==> run a <==
## top_processor
module top_processor(
    input clk,
    input rst,
    input [3:0] rx,      
    input [3:0] ry,      
    input [3:0] rz,      
    input [3:0] op,      
    input write_en,      
    output [31:0] result_out   
);
    wire [31:0] operand1;
    wire [31:0] operand2;
    wire [31:0] alu_result;
    reg [31:0] result_reg;
    always @(posedge clk or posedge rst) begin
        if (rst)
            result_reg <= 32'b0;
        else
            result_reg <= alu_result;
    end
    register_bank reg_bank(
        .clk(clk),
        .rst(rst),
        .read_reg1(ry),
        .read_reg2(rz),
        .write_reg(rx),
        .write_data(alu_result),
        .write_enable(write_en),
        .data_out1(operand1),
        .data_out2(operand2),
        .output_display()
    );
    alu alu_unit(
        .A(operand1),
        .B(operand2),
        .opcode(op),
        .result(alu_result)
    );
    assign result_out = result_reg;
endmodule
clock: 7.97 ns
lec_check: 0
cap_margin: 20
core_margin: 2
core_utilization: 40
slew_margin: 20
run.sh (not shown) runs the stock make flow with config.mk's settings and CLKGATE_MAP_FILE=.
==> run b: changes against run a <==
ABC_AREA = 1   (was not set)
CORE_UTILIZATION = 72   (was 40)
CTS_CLUSTER_DIAMETER = 142   (was not set)
CTS_CLUSTER_SIZE = 99   (was not set)
PLACE_DENSITY = 0.85   (was not set)
SETUP_SLACK_MARGIN = -0.13   (was not set)
TNS_END_PERCENT = 10   (was not set)
==> flow/constraint.sdc (replaced) <==
create_clock -name core_clock -period 2.79 [get_ports {clk}]
set_input_delay 0.5580 -clock core_clock [delete_from_list [all_inputs] [get_ports {clk}]]
set_output_delay 0.5580 -clock core_clock [all_outputs]
set_load 0.01 [all_outputs]
==> run c: changes against run a <==
ABC_AREA = 1   (was not set)
CELL_PAD_IN_SITES_DETAIL_PLACEMENT = 1   (was not set)
CORE_UTILIZATION = 64   (was 40)
HOLD_SLACK_MARGIN = 0.05   (was not set)
MIN_ROUTING_LAYER = met2   (was not set)
PLACE_DENSITY_LB_ADDON = 0.13   (was not set)
SLEW_MARGIN = 25   (was 20)
TNS_END_PERCENT = 90   (was not set)
==> flow/constraint.sdc (replaced) <==
create_clock -name core_clock -period 8.0 [get_ports {clk}]
set_input_delay 1.6000 -clock core_clock [delete_from_list [all_inputs] [get_ports {clk}]]
set_output_delay 1.6000 -clock core_clock [all_outputs]
set_load 0.01 [all_outputs]
==> run d: changes against run a <==
ABC_AREA = 0   (was not set)
CELL_PAD_IN_SITES_DETAIL_PLACEMENT = 1   (was not set)
CELL_PAD_IN_SITES_GLOBAL_PLACEMENT = 1   (was not set)
CORE_ASPECT_RATIO = 0.82   (was not set)
CORE_MARGIN = 10   (was 2)
CORE_UTILIZATION = 37   (was 40)
CTS_CLUSTER_DIAMETER = 159   (was not set)
GPL_ROUTABILITY_DRIVEN = 0   (was not set)
MAX_ROUTING_LAYER = met4   (was not set)
MIN_ROUTING_LAYER = met2   (was not set)
PLACE_DENSITY = 0.78   (was not set)
SLEW_MARGIN = 15   (was 20)
==> flow/constraint.sdc (replaced) <==
create_clock -name core_clock -period 11.0 [get_ports {clk}]
set_input_delay 2.2000 -clock core_clock [delete_from_list [all_inputs] [get_ports {clk}]]
set_output_delay 2.2000 -clock core_clock [all_outputs]
set_load 0.01 [all_outputs]
==> summary of the runs <==
Run c died in detailed placement (3_5_place_dp) on DPL-0033. Run a ran to the end with no violations. Run b never finished: it broke off in clock tree synthesis (4_1_cts) with DPL-0038. Run d did not get past global routing (5_1_grt). In area after synthesis, run b and run c do not differ. Of run d and run c, run d has the higher die size (gap about 90%, measured against run c). In synthesized cell count, run c and run b do not differ.
==> figures <==
metric                                                                                    run d        run a                           run b                              run c
Post-synthesis chip area from yosys                                                  41,800 um2   41,800 um2                      40,700 um2                         40,700 um2
Parity-gate share of the synthesized area counting xor and xnor cells                     1.11%        1.11%                          0.774%                             0.774%
Resized Gates After CTS                                                                       0            0                               -                                  -
Area enclosed by the die boundary                                                   127,000 um2  107,000 um2                      58,500 um2                         65,700 um2
Number of rows created at floorplan                                                         111          118                              87                                 92
Placeable core region                                                               112,000 um2  103,000 um2                      56,200 um2                         63,000 um2
Multiplexer area fraction after synthesis                                                 13.0%        13.0%                              0%                                 0%
Fa+ha+maj area frac                                                                       2.69%        2.69%                           2.76%                              2.76%
Run status                                                               stopped before the end  no timing/DRC/antenna violations          stopped before the end             stopped before the end
Stage where the flow stopped                                           global routing (5_1_grt)            -  clock tree synthesis (4_1_cts)  detailed placement (3_5_place_dp)
Area share of the largest cell type after synthesis                                       30.0%        30.0%                           30.8%                              30.8%
Worst-case setup slack after placement                                                  1.41 ns  -0.00898 ns                        -2.95 ns                                  -
Net count entering floorplan                                                              4,951        4,951                           6,824                              6,824
Total CTS buffers                                                                            51           57                               -                                  -
Number of buffers inserted by post-CTS setup repair                                           0            0                               -                                  -
AND/OR/NAND/NOR Cells, Area Fraction                                                      18.2%        18.2%                           47.6%                              47.6%
Buffer levels on the longest clock path                                                       3            3                               -                                  -

==> inputs of juniper <==
==> flow/design.v <==
module add_op(input [31:0] A, input [31:0] B, output [31:0] result);
    assign result = A + B;
endmodule
module sub_op(input [31:0] A, input [31:0] B, output [31:0] result);
    assign result = A - B;
endmodule
module and_op(input [31:0] A, input [31:0] B, output [31:0] result);
    assign result = A & B;
endmodule
module or_op(input [31:0] A, input [31:0] B, output [31:0] result);
    assign result = A | B;
endmodule
module xor_op(input [31:0] A, input [31:0] B, output [31:0] result);
    assign result = A ^ B;
endmodule
module nor_op(input [31:0] A, input [31:0] B, output [31:0] result);
    assign result = ~(A | B);
endmodule
module not_op(input [31:0] A, output [31:0] result);
    assign result = ~A;
endmodule
module sll_op(input [31:0] A, input [31:0] B, output [31:0] result);
    assign result = A << B;
endmodule
module srl_op(input [31:0] A, input [31:0] B, output [31:0] result);
    assign result = A >> B;
endmodule
module sra_op(input [31:0] A, input [31:0] B, output [31:0] result);
    assign result = A >> B;
endmodule
module inc_op(input [31:0] A, output [31:0] result);
    assign result = A + 4;
endmodule
module dec_op(input [31:0] A, output [31:0] result);
    assign result = A - 4;
endmodule
module slt_op(input [31:0] A, input [31:0] B, output [31:0] result);
    assign result = (A < B) ? 32'b1 : 32'b0;
endmodule
module sgt_op(input [31:0] A, input [31:0] B, output [31:0] result);
    assign result = (A > B) ? 32'b1 : 32'b0;
endmodule
module lui_op(input [31:0] B, output [31:0] result);
    assign result = {B[15:0], 16'b0};
endmodule
module alu(
    input [31:0] A,
    input [31:0] B,
    input [3:0] opcode,
    output [31:0] result
);
    wire [31:0] add_result;
    wire [31:0] sub_result;
    wire [31:0] and_result;
    wire [31:0] or_result;
    wire [31:0] xor_result;
    wire [31:0] nor_result;
    wire [31:0] not_result;
    wire [31:0] sll_result;
    wire [31:0] srl_result;
    wire [31:0] sra_result;
    wire [31:0] inc_result;
    wire [31:0] dec_result;
    wire [31:0] slt_result;
    wire [31:0] sgt_result;
    wire [31:0] lui_result;
    add_op add(A, B, add_result);
    sub_op sub(A, B, sub_result);
    and_op and_gate(A, B, and_result);
    or_op or_gate(A, B, or_result);
    xor_op xor_gate(A, B, xor_result);
    nor_op nor_gate(A, B, nor_result);
    not_op not_gate(A, not_result);
    sll_op sll(A, B,sll_result);
    srl_op srl(A, B,srl_result);
    sra_op sra(A, B,sra_result);
    inc_op inc(A,  inc_result);
    dec_op dec(A, dec_result);
    slt_op slt(A, B, slt_result);
    sgt_op sgt(A, B, sgt_result);
    lui_op lui(B, lui_result);
    assign result = (opcode == 4'b0000) ? add_result : 
                    (opcode == 4'b0001) ? sub_result :
                    (opcode == 4'b0010) ? and_result :
                    (opcode == 4'b0011) ? or_result :
                    (opcode == 4'b0100) ? xor_result :
                    (opcode == 4'b0101) ? nor_result :
                    (opcode == 4'b0110) ? not_result :
                    (opcode == 4'b0111) ? sll_result :
                    (opcode == 4'b1000) ? srl_result :
                    (opcode == 4'b1001) ? sra_result :
                    (opcode == 4'b1010) ? inc_result :
                    (opcode == 4'b1011) ? dec_result :
                    (opcode == 4'b1100) ? slt_result :
                    (opcode == 4'b1101) ? sgt_result :
                    (opcode == 4'b1110) ? lui_result : 32'b0;
endmodule
module register_bank(
    input clk,
    input rst,
    input [3:0] read_reg1,
    input [3:0] read_reg2,
    input [3:0] write_reg,
    input [31:0] write_data,
    input write_enable,
    output reg [31:0] data_out1,
    output reg [31:0] data_out2,
    output [15:0] output_display
);
    reg [31:0] registers [15:0];  
    reg [15:0] out_display_reg;
    integer i;
    always @(posedge clk or posedge rst) begin
        if (rst) begin
            for (i = 0; i < 16; i = i + 1)
                registers[i] <= (i == 0 || i == 15) ? 32'd0 : i * 10;
        end else if (write_enable) begin
            registers[write_reg] <= write_data;  
        end
    end
    always @(*) begin
        data_out1 = registers[read_reg1];
        data_out2 = registers[read_reg2];
    end
    always @(posedge clk) begin
        out_display_reg <= registers[write_reg][15:0];  
    end
    assign output_display = out_display_reg;
endmodule
module top_processor(
    input clk,
    input rst,
    input [3:0] rx,      
    input [3:0] ry,      
    input [3:0] rz,      
    input [3:0] op,      
    input write_en,      
    output [31:0] result_out   
);
    wire [31:0] operand1;
    wire [31:0] operand2;
    wire [31:0] alu_result;
    reg [31:0] result_reg;
    always @(posedge clk or posedge rst) begin
        if (rst)
            result_reg <= 32'b0;
        else
            result_reg <= alu_result;
    end
    register_bank reg_bank(
        .clk(clk),
        .rst(rst),
        .read_reg1(ry),
        .read_reg2(rz),
        .write_reg(rx),
        .write_data(alu_result),
        .write_enable(write_en),
        .data_out1(operand1),
        .data_out2(operand2),
        .output_display()
    );
    alu alu_unit(
        .A(operand1),
        .B(operand2),
        .opcode(op),
        .result(alu_result)
    );
    assign result_out = result_reg;
endmodule
==> flow/run.sh <==
#!/bin/bash
# the make line also repeats each setting of config.mk as NAME=value (left out here)
make -C /OpenROAD-flow-scripts/flow DESIGN_CONFIG=/design/flow/config.mk WORK_HOME=/design/flow/orfs CLKGATE_MAP_FILE= finish
==> flow/config.mk <==
export PLATFORM = sky130hd
export DESIGN_NAME = top_processor
export DESIGN_NICKNAME = top_processor
export VERILOG_FILES = /design/flow/design.v
export SDC_FILE = /design/flow/constraint.sdc
export NUM_CORES = 4
export LEC_CHECK = 0
export ABC_AREA = 1
export CAP_MARGIN = 20
export CORE_MARGIN = 2
export CORE_UTILIZATION = 72
export CTS_CLUSTER_DIAMETER = 142
export CTS_CLUSTER_SIZE = 99
export PLACE_DENSITY = 0.38
export SETUP_SLACK_MARGIN = -0.13
export SLEW_MARGIN = 20
export TNS_END_PERCENT = 10
==> flow/constraint.sdc <==
create_clock -name core_clock -period 2.79 [get_ports {clk}]
set_input_delay 0.5580 -clock core_clock [delete_from_list [all_inputs] [get_ports {clk}]]
set_output_delay 0.5580 -clock core_clock [all_outputs]
set_load 0.01 [all_outputs]
==> inputs of tundra, as changes to juniper <==
- ABC_AREA: 1 -> not set
- CORE_UTILIZATION: 72 -> 40
- CTS_CLUSTER_DIAMETER: 142 -> not set
- CTS_CLUSTER_SIZE: 99 -> 45
- PLACE_DENSITY: 0.38 -> not set
- SETUP_SLACK_MARGIN: -0.13 -> -0.65
- TNS_END_PERCENT: 10 -> 20
==> flow/constraint.sdc (replaced) <==
create_clock -name core_clock -period 8.0 [get_ports {clk}]
set_input_delay 1.6000 -clock core_clock [delete_from_list [all_inputs] [get_ports {clk}]]
set_output_delay 1.6000 -clock core_clock [all_outputs]
set_load 0.01 [all_outputs]
==> notes <==
- Against juniper, the synthesized cell count of tundra is smaller by 28%.
- juniper stopped in 4_1_cts. tundra went through all stages and came out clean.
- Area after synthesis: juniper is smaller than tundra (about 2.5%).
- Against tundra, the die area of juniper is lower by about 45%.
==> figures <==
| item | tundra | juniper |
|---|---|---|
| Mapped Avg Cell Area | 8.63 um2 | 6.07 um2 |
| Floorplan Nets | 4951 | 6824 |
| Area fraction in compound gates after synthesis | 0.251 | 0.0779 |
| Cell count after placement | 6217 | 8495 |
| Chip area line of the yosys report | 41800 um2 | 40700 um2 |
| Final weighted congestion in routability-driven placement | 1.10 | 1.31 |
| Post-detail-place hpwl | 176000 um | 170000 um |
| Floorplan utilization | 0.404 | 0.725 |
| Count of mapped cells out of synthesis | 4842 | 6715 |
| Result of the run | complete, no violations | did not finish |
| Last stage reached | - | 4_1_cts |
| Area share of fa/ha/maj cells after synthesis | 0.0269 | 0.0276 |
